// axi_to_apb_bridge
module axi_to_apb_bridge (
    input  logic        clk,
    input  logic        rst_n,
    input  logic [31:0] awaddr,
    input  logic        awvalid,
    output logic        awready,
    input  logic [31:0] wdata,
    input  logic        wvalid,
    output logic        wready,
    output logic        bvalid,
    input  logic        bready,
    output logic        PSEL,
    output logic        PENABLE,
    output logic        PWRITE,
    output logic [31:0] PADDR,
    output logic [31:0] PWDATA
);
For scale: roughly 640 cells after synthesis, ~140 I/O pins, about 6800 um^2 of cells after synthesis.
Settings: LEC_CHECK=0, CAP_MARGIN=0, CELL_PAD_IN_SITES_GLOBAL_PLACEMENT=2, CORE_ASPECT_RATIO=0.5, CORE_MARGIN=2, CORE_UTILIZATION=40, CTS_CLUSTER_DIAMETER=288, CTS_CLUSTER_SIZE=99, HOLD_SLACK_MARGIN=-0.1, PLACE_DENSITY=0.87, SETUP_SLACK_MARGIN=-0.25, SLEW_MARGIN=20, TNS_END_PERCENT=15; clock period 5.0 ns.
run.sh (not shown) runs the stock make flow with config.mk's settings and CLKGATE_MAP_FILE=.
The first run ran to the end with no violations.
Edit:
==> flow/config.mk (replaced) <==
export PLATFORM = sky130hd
export DESIGN_NAME = axi_to_apb_bridge
export DESIGN_NICKNAME = axi_to_apb_bridge
export VERILOG_FILES = /design/flow/design.v
export SDC_FILE = /design/flow/constraint.sdc
export NUM_CORES = 4
export LEC_CHECK = 0
export CAP_MARGIN = 20
export CORE_MARGIN = 2
export CORE_UTILIZATION = 60
export SLEW_MARGIN = 20
==> flow/constraint.sdc (replaced) <==
create_clock -name core_clock -period 2.18 [get_ports {clk}]
set_input_delay 0.4360 -clock core_clock [delete_from_list [all_inputs] [get_ports {clk}]]
set_output_delay 0.4360 -clock core_clock [all_outputs]
set_load 0.01 [all_outputs]
=> Clock power climbs to 2.7 times its value; core utilization increases by 30 points; combinational power is higher to 2.5 times its value.
Edit:
--- a/flow/config.mk
+++ b/flow/config.mk
@@ -10 +10 @@
-export CORE_UTILIZATION = 60
+export CORE_UTILIZATION = 68
==> flow/constraint.sdc (replaced) <==
create_clock -name core_clock -period 3.26 [get_ports {clk}]
set_input_delay 0.6520 -clock core_clock [delete_from_list [all_inputs] [get_ports {clk}]]
set_output_delay 0.6520 -clock core_clock [all_outputs]
set_load 0.01 [all_outputs]
Global-route usage rose by 13 points.
Maximum frequency fell by 22%.
Non-clock buffer count fell by 27.
Setup slack improves by 0.48 ns.
Cell area fell by 2.9%.
Power fell by 31%.
Register-to-register slack improves by 0.48 ns.
Clock power fell by 32%.
Final cell count fell by 3.6%.
Synthesized cell count does not change.
Sequential share of layout area rose by 1.1 points.

== main ==
axi_to_apb_bridge again, from the RTL that the note above started with.
clock: 5.0 ns
lec_check: 0
cap_margin: 20
cell_pad_in_sites_detail_placement: 1
core_aspect_ratio: 1.43
core_margin: 2
core_utilization: 36
gpl_timing_driven: 0
setup_slack_margin: 0.34
slew_margin: 20
main ran to completion and came out clean on the timing, DRC and antenna checks.
Edits applied to the flow inputs when going from main to the feature branch:
# main
export LEC_CHECK = 0
export CAP_MARGIN = 20
export CELL_PAD_IN_SITES_DETAIL_PLACEMENT = 1
export CORE_ASPECT_RATIO = 1.43
export CORE_MARGIN = 2
export CORE_UTILIZATION = 36
export GPL_TIMING_DRIVEN = 0
export SETUP_SLACK_MARGIN = 0.34
export SLEW_MARGIN = 20
create_clock -name core_clock -period 5.0 [get_ports {clk}]
# the feature branch
export LEC_CHECK = 0
export CAP_MARGIN = 20
export CORE_MARGIN = 2
export CORE_UTILIZATION = 32
export SLEW_MARGIN = 20
create_clock -name core_clock -period 7.07 [get_ports {clk}]
Looking only at data arrival time at the worst-slack endpoint, and setting everything else aside, the higher value of main and the feature branch goes to the feature branch.
Compared with main, in the feature branch count of clock-net buffers in the final layout has increased, number of cells on the worst reg-to-reg path has decreased, final design area excluding fillers has decreased, number of synthesized flops with an enable pin has remained practically unchanged, met2 capacity usage during global routing has decreased.
The feature branch against main; die extent in x is up by more than a quarter.
The feature branch: PASS, flow complete, no timing, DRC or antenna violations
Between main and the feature branch, source-to-sink clock delay at the later pin of the worst-skew pair is higher for main, the feature branch comes in under that.
No activity file was given, so power comes from the tool's default toggle rates.
